// calculator
module calculator (input CLOCK_50,
							input RESET,
							input KEYPRESSED,
							input [3:0] KEYCODE,
							input [3:0] KEY,
							output [0:6] HEX0, HEX1, HEX2, HEX3, HEX4, HEX5, HEX6, HEX7
							);
make LEC_CHECK=0 ABC_AREA=1 CAP_MARGIN=0 CORE_MARGIN=2 CORE_UTILIZATION=72 CTS_CLUSTER_DIAMETER=256 SETUP_SLACK_MARGIN=4.1 SLEW_MARGIN=20 finish   # period 33.8 ns
run.sh (not shown) runs the stock make flow with config.mk's settings and CLKGATE_MAP_FILE=.
Rerun with:
CAP_MARGIN = 20   (was 0)
CORE_UTILIZATION = 40   (was 72)
CTS_CLUSTER_DIAMETER = default   (was 256)
SETUP_SLACK_MARGIN = default   (was 4.1)
clock period = 50.0 ns   (was 33.8 ns; I/O delays follow)
Result: Worst setup slack gains 7.7 ns. Non-clock buffer count drops by 150. Sequential share of layout area climbs by 0.22 points. Die size climbs by about 80%. Final area drops by about 3%. Hold slack loses 0.0062 ns. Via count drops by about 8%. Cell count climbs by 5.6%.
Rerun with:
CELL_PAD_IN_SITES_DETAIL_PLACEMENT = 2   (was default)
CELL_PAD_IN_SITES_GLOBAL_PLACEMENT = 0   (was default)
CORE_ASPECT_RATIO = 1.03   (was default)
CORE_MARGIN = 7   (was 2)
CORE_UTILIZATION = 23   (was 40)
CTS_CLUSTER_SIZE = 81   (was default)
PLACE_DENSITY_LB_ADDON = 0.18   (was default)
SETUP_SLACK_MARGIN = 0.44   (was default)
SLEW_MARGIN = 25   (was 20)
TNS_END_PERCENT = 85   (was default)
Worst setup slack degrades by 1.7 ns.
Cell count is higher by 12%.
Hold slack improves by 0.0086 ns.

calculator again, from the RTL that the note above started with.
==> flow/config.mk <==
export PLATFORM = sky130hd
export DESIGN_NAME = calculator
export DESIGN_NICKNAME = calculator
export VERILOG_FILES = /design/flow/design.v
export SDC_FILE = /design/flow/constraint.sdc
export NUM_CORES = 4
export LEC_CHECK = 0
export ABC_AREA = 1
export CAP_MARGIN = 20
export CORE_MARGIN = 2
export CORE_UTILIZATION = 72
export CTS_CLUSTER_DIAMETER = 376
export CTS_CLUSTER_SIZE = 99
export PLACE_DENSITY = 0.38
export SETUP_SLACK_MARGIN = 5.0
export SLEW_MARGIN = 20
export TNS_END_PERCENT = 5
==> flow/constraint.sdc <==
create_clock -name core_clock -period 21.5 [get_ports {CLOCK_50}]
set_input_delay 4.3000 -clock core_clock [delete_from_list [all_inputs] [get_ports {CLOCK_50}]]
set_output_delay 4.3000 -clock core_clock [all_outputs]
set_load 0.01 [all_outputs]
The starting point never finished: it broke off in global routing.
Edit:
Settings changed: CORE_UTILIZATION 72 to 69, CTS_CLUSTER_DIAMETER 376 to not set, CTS_CLUSTER_SIZE 99 to not set, PLACE_DENSITY 0.38 to not set, SETUP_SLACK_MARGIN 5.0 to not set, TNS_END_PERCENT 5 to not set.
Clock period 21.5 ns to 37.2 ns, I/O delays scaled along.
Result:
- Now the flow ran to the end with no violations
- area after synthesis does not change
- die area rises by 4.3%
- synthesized cell count does not change
Edit:
Settings changed: CORE_UTILIZATION 69 to 62, CTS_CLUSTER_SIZE set to 96.
Clock period 37.2 ns to 21.4 ns, I/O delays scaled along.
Result:
- The new run finished but fails on setup timing
- clock skew hardly moves
- routed wire length increases by about 16%
- clock-buffer cell count decreases by 3
- cell area rose by about 20%
- final cell count goes up by 13%
- synthesized cell count does not change
- via count is higher by 11%
Edit:
Settings changed: CORE_UTILIZATION 62 to 65, CTS_CLUSTER_SIZE 96 to not set, MAX_ROUTING_LAYER set to met4.
Clock period 21.4 ns to 30.7 ns, I/O delays scaled along.
The changed run passed the timing, DRC and antenna checks.
Non-clock buffer count is lower by 1034.
Sequential cell count is unchanged.
Routed wire length is lower by roughly a tenth.
Worst hold slack is worse by 0.0043 ns.
Edit:
Settings changed: CAP_MARGIN 20 to 5.
Clock period 30.7 ns to 24.6 ns, I/O delays scaled along.
=>
- Now the flow reached the layout checks and failed them: setup timing
- cell area climbs by 17%
- via count goes up by 13%
- setup slack got worse by 5.0 ns
- utilization grows by 12 points
- maximum frequency climbs by 4.0%
- clock skew goes up by 0.016 ns
- clock-buffer cell count fell by 2
- hold slack improved by 0.0052 ns
- flip-flop count stays the same
- synthesized area stays the same
Edit:
Settings changed: CORE_UTILIZATION 65 to 71, CTS_CLUSTER_DIAMETER set to 297.
Clock period 24.6 ns to 27.3 ns, I/O delays scaled along.
=> The new run completed and failed the layout checks on setup timing. Die area came out lower by a little under a tenth. Wire length came out lower by roughly a tenth. Via count came out lower by a few percent. Critical path depth came out lower by 6.

## indigo
Starting RTL as in the previous note.
Settings: LEC_CHECK=0, ABC_AREA=1, CAP_MARGIN=20, CELL_PAD_IN_SITES_GLOBAL_PLACEMENT=1, CORE_MARGIN=3, CORE_UTILIZATION=58, CTS_CLUSTER_DIAMETER=253, PLACE_DENSITY=0.48, SETUP_SLACK_MARGIN=-1.56, SLEW_MARGIN=0; clock period 21.3 ns.
indigo never completed, since it errored out during 5_1_grt.
Input changes introduced in maple (baseline for comparison: indigo):
# indigo
export LEC_CHECK = 0
export ABC_AREA = 1
export CAP_MARGIN = 20
export CELL_PAD_IN_SITES_GLOBAL_PLACEMENT = 1
export CORE_MARGIN = 3
export CORE_UTILIZATION = 58
export CTS_CLUSTER_DIAMETER = 253
export PLACE_DENSITY = 0.48
export SETUP_SLACK_MARGIN = -1.56
export SLEW_MARGIN = 0
create_clock -name core_clock -period 21.3 [get_ports {CLOCK_50}]
# maple
export LEC_CHECK = 0
export ABC_AREA = 0
export CAP_MARGIN = 20
export CELL_PAD_IN_SITES_GLOBAL_PLACEMENT = 1
export CORE_ASPECT_RATIO = 2.0
export CORE_MARGIN = 3
export CORE_UTILIZATION = 19
export CTS_CLUSTER_DIAMETER = 53
export PLACE_DENSITY = 0.48
export SETUP_SLACK_MARGIN = -2.0
export SLEW_MARGIN = 0
create_clock -name core_clock -period 58.1 [get_ports {CLOCK_50}]
Apart from indigo, each of maple and indigo ends the flow with a layout that passes the timing, DRC and antenna checks.
The higher standard-cell row count came out of maple.
indigo fits on a die that is smaller than the die of maple.
indigo has higher synthesized cell count than maple.
Cmp maple vs indigo: height of the die higher in maple
The run showing the greater area of the placeable core is maple.
Summary: with indigo as the reference, number of clock buffers inserted by TritonCTS in maple moved up by more than 10%.
Min mapped cell area across maple and indigo: indigo
## Diff of input files: lagoon against maple
# maple
export LEC_CHECK = 0
export ABC_AREA = 0
export CAP_MARGIN = 20
export CELL_PAD_IN_SITES_GLOBAL_PLACEMENT = 1
export CORE_ASPECT_RATIO = 2.0
export CORE_MARGIN = 3
export CORE_UTILIZATION = 19
export CTS_CLUSTER_DIAMETER = 53
export PLACE_DENSITY = 0.48
export SETUP_SLACK_MARGIN = -2.0
export SLEW_MARGIN = 0
create_clock -name core_clock -period 58.1 [get_ports {CLOCK_50}]
# lagoon
export LEC_CHECK = 0
export ABC_AREA = 1
export CAP_MARGIN = 20
export CORE_MARGIN = 2
export CORE_UTILIZATION = 40
export SLEW_MARGIN = 20
create_clock -name core_clock -period 38.4 [get_ports {CLOCK_50}]
Findings:
- Relative to maple, the last weighted congestion value of the routability-driven placer of lagoon is higher by about 12%.
- Compared with maple, lagoon shows global-route track usage on met3 higher by 1.2 points.
- On final area, the higher figure sits with maple, not lagoon.
- The final reports for lagoon and maple show core utilization higher in the former.
- Re number of global-route vias before repair: lagoon is 4,169 down on maple.
- Between maple and lagoon, the difference in number of sinks on the clock net is negligible.

calculator again, from the RTL that the note above started with.
Design calculator, start of the top module:
module calculator (input CLOCK_50,
							input RESET,
							input KEYPRESSED,
							input [3:0] KEYCODE,
							input [3:0] KEY,
							output [0:6] HEX0, HEX1, HEX2, HEX3, HEX4, HEX5, HEX6, HEX7
							);
clock: 68.8 ns
lec_check: 0
abc_area: 1
cap_margin: 20
cell_pad_in_sites_global_placement: 0
core_margin: 2
core_utilization: 70
cts_cluster_diameter: 288
place_density: 0.64
setup_slack_margin: 5.0
slew_margin: 0
Next try:
CELL_PAD_IN_SITES_GLOBAL_PLACEMENT = default   (was 0)
CORE_UTILIZATION = 40   (was 70)
CTS_CLUSTER_DIAMETER = default   (was 288)
PLACE_DENSITY = default   (was 0.64)
SLEW_MARGIN = 20   (was 0)
clock period = 38.4 ns   (was 68.8 ns; I/O delays follow)
Outcome:
- The changed run produced a clean layout
- register-to-register slack degrades by 25000 ps
- wire length goes up by 1.8%
- hold slack degrades by 8.1 ps
- maximum frequency goes up by 19%
- worst setup slack degrades by 25000 ps
Next try:
CORE_UTILIZATION = 68   (was 40)
CTS_CLUSTER_SIZE = 34   (was default)
SETUP_SLACK_MARGIN = default   (was 5.0)
clock period = 21.4 ns   (was 38.4 ns; I/O delays follow)
The changed run ended with an error in 5_1_grt.
Die area is lower by well over a third.
Synthesized cell count is unchanged.
Area after synthesis is unchanged.
Next try:
CORE_UTILIZATION = 70   (was 68)
PLACE_DENSITY = 0.94   (was default)
SETUP_SLACK_MARGIN = 4.0   (was default)
The new run did not get past 5_1_grt.
Synthesized cell count stays the same.
Die area falls by 2.8%.
Area after synthesis is unchanged.

## run 1
Starting RTL as in the previous note.
clock: 17.2 ns
lec_check: 0
abc_area: 1
cap_margin: 20
core_margin: 2
core_utilization: 68
cts_cluster_diameter: 355
cts_cluster_size: 34
setup_slack_margin: -1.65
slew_margin: 20
Run 1: it failed with a tool error in global routing, so there are no final results.
--- input diff run 1..run 2 ---
Settings: a change of CORE_UTILIZATION from 68 to 66; a deleted CTS_CLUSTER_DIAMETER that had been 355; a change of CTS_CLUSTER_SIZE from 34 to 95; a deleted SETUP_SLACK_MARGIN that had been -1.65; a change of the clock period (ns, I/O delays scaled along) from 17.2 to 71.7.
Notes after the runs:
Run 2: full flow OK, the timing, DRC and antenna checks passed
Run 1: it failed with a tool error in global routing, so there are no final results.
Going from run 1 to run 2, number of cells in the design after placement lost 1,106, worst setup slack before clock tree synthesis picked up an extra 45,410 ps, number of top-level pins neither gained nor lost much.
Delta (run 2 minus run 1): total clock buffers created by CTS rose by 14, weighted congestion at the end of routability-driven global placement lower, number of synthesized register bits shows no meaningful change.
Die width (lower): run 1
The HPWL after detailed placement in run 1 is 1.12 times that in run 2.
Cmp run 2 vs run 1: initial core utilization lower in run 2
Total die size: run 2 worse than run 1
Core area (run 2 vs. run 1) increases by a few percent
> inputs changed (run 2 -> run 3)
Settings: CTS_CLUSTER_SIZE: 95 -> unset; CORE_UTILIZATION: 66 -> 31; the clock period (ns, I/O delays scaled along): 71.7 -> 38.4.
- Run 2 -> run 3: H-tree level count delta 0, exact match
- Via count down 2.1% in run 3 wrt run 2
- Run 2 reports its timing startpoint of the critical path as operand_A.bcdreg[5] while run 3 reports operand_A.bcdreg[1].
- Of run 3 and run 2, it is run 3 that has the higher achievable clock frequency.
- Against run 2, run 3 reports a wire length of the first global-routing pass that is higher.
What run 4 does differently from run 3 at the input level:
Settings: a change of CORE_UTILIZATION from 31 to 44; a change of the clock period (ns, I/O delays scaled along) from 38.4 to 33.3.
==> comparison <==
- Number of ordinary and repair buffers in the finished layout: run 3 and run 4 compared, lower one is run 3
- Run 4 vs. run 3: area taken by flip-flops and latches flat, final cell count lost 5.5%, final HPWL from detailed placement decreased about 0.9%, length of routed met3 wiring lower.
- In the tables for run 3 and run 4, hold slack reads higher with run 4.
- Compared run 4 vs run 3, and maximum single-stage delay on the critical path is up in run 4.
- In the flow results for run 3 and run 4, the amount of wire on met2 after detailed routing is larger on run 3.
- On final weighted congestion in routability-driven placement, run 3 and run 4 are basically level.
--- input diff run 4..run 5 ---
Settings: CORE_UTILIZATION now 11, was 44; the clock period (ns, I/O delays scaled along) now 71.7, was 33.3.
==> results <==
- Flip-flop and latch share of the layout cell area was higher in run 4 than in run 5.
- Run 5 vs. run 4: layout overhead on the synthesized area has increased; pre-CTS worst setup slack has increased.
- ~same count of vias placed by the detailed router in run 4 and run 5
For run 6, these inputs were changed with respect to run 5:
Settings: changing CORE_UTILIZATION from 11 to 59; setting PLACE_DENSITY_LB_ADDON to 0.0 for the first time; changing the clock period (ns, I/O delays scaled along) from 71.7 to 59.3.
## What came out
- Side by side, row count turned out lower in run 6 than in run 5.
- Core utilization of the finished layout is lower on run 5
- Compared with run 5, run 6 has less setup slack.
- HPWL after detailed placement on run 6 is ahead of run 5.
- Looking at cell depth of the worst setup path across run 5 and run 6, the one that comes out lower is run 5.
- Run 6 ends up with a post-layout period usage of the worst path that is 10 points higher than in run 5.
- On share of the yosys chip area belonging to registers, run 5 and run 6 are basically level.
- Higher final-layout clock buffer total was reported by run 6, not run 5.
- Run 6 has maximum net fanout on the critical path above what run 5 had.

## job 104
Starting RTL as in the previous note.
==> flow/config.mk <==
export PLATFORM = sky130hd
export DESIGN_NAME = calculator
export DESIGN_NICKNAME = calculator
export VERILOG_FILES = /design/flow/design.v
export SDC_FILE = /design/flow/constraint.sdc
export NUM_CORES = 4
export LEC_CHECK = 0
export ABC_AREA = 0
export CAP_MARGIN = 20
export CELL_PAD_IN_SITES_GLOBAL_PLACEMENT = 3
export CORE_MARGIN = 2
export CORE_UTILIZATION = 40
export CTS_CLUSTER_DIAMETER = 397
export SLEW_MARGIN = 20
==> flow/constraint.sdc <==
create_clock -name core_clock -period 50.0 [get_ports {CLOCK_50}]
set_input_delay 10.0000 -clock core_clock [delete_from_list [all_inputs] [get_ports {CLOCK_50}]]
set_output_delay 10.0000 -clock core_clock [all_outputs]
set_load 0.01 [all_outputs]
Here is what was changed in the inputs of job 105 compared with job 104.
# job 104
export LEC_CHECK = 0
export ABC_AREA = 0
export CAP_MARGIN = 20
export CELL_PAD_IN_SITES_GLOBAL_PLACEMENT = 3
export CORE_MARGIN = 2
export CORE_UTILIZATION = 40
export CTS_CLUSTER_DIAMETER = 397
export SLEW_MARGIN = 20
create_clock -name core_clock -period 50.0 [get_ports {CLOCK_50}]
# job 105
export LEC_CHECK = 0
export ABC_AREA = 0
export CAP_MARGIN = 20
export CORE_MARGIN = 2
export CORE_UTILIZATION = 40
export CTS_CLUSTER_SIZE = 10
export SLEW_MARGIN = 20
export TNS_END_PERCENT = 5
create_clock -name core_clock -period 50.0 [get_ports {CLOCK_50}]
==> comparison <==
- Top layer used by detailed routing: met4 -> job 104, met5 -> job 105
- After detailed routing, job 104 needs more wire than job 105.
- Comparing job 105 and job 104, the higher utilization is on job 104.
- Job 105 — time the worst path needs with I/O delays and setup 0.19 ns higher, job 104 as reference
- NOTE maximum number of pins on one net before global-route repair job 104->job 105 increased by more than a quarter
- Going from job 104 to job 105, the portion of the clock cycle consumed by the worst path in the final layout was found to have gone up by 0.39 points.
- Job 105 vs job 104, cell at the slowest stage of the critical path: sky130_fd_sc_hd__or4_1 vs sky130_fd_sc_hd__or4b_4
- Cmp job 105 and job 104 / met2 layer usage reported by global route / higher: job 104
- Compared with job 104, job 105 ends up with less cell area.

## rev 12
Starting RTL as in the previous note.
// calculator
module calculator (input CLOCK_50,
							input RESET,
							input KEYPRESSED,
							input [3:0] KEYCODE,
							input [3:0] KEY,
							output [0:6] HEX0, HEX1, HEX2, HEX3, HEX4, HEX5, HEX6, HEX7
							);
export LEC_CHECK = 0
export ABC_AREA = 1
export CAP_MARGIN = 20
export CELL_PAD_IN_SITES_GLOBAL_PLACEMENT = 0
export CORE_MARGIN = 2
export CORE_UTILIZATION = 64
export CTS_CLUSTER_DIAMETER = 53
export PLACE_DENSITY = 0.48
export SETUP_SLACK_MARGIN = 5.0
export SLEW_MARGIN = 0
create_clock -name core_clock -period 68.8 [get_ports {CLOCK_50}]
[inputs] rev 13 vs rev 12
Settings: a change of CORE_UTILIZATION from 64 to 70; an added TNS_END_PERCENT of 5; an added CORE_ASPECT_RATIO of 1.12.
From rev 12 to rev 13 the numbers moved as follows: relative area of non-clock buffer cells in the final design roughly the same; total met2 wirelength after detailed routing lower; buffer depth of the longest clock path roughly the same.
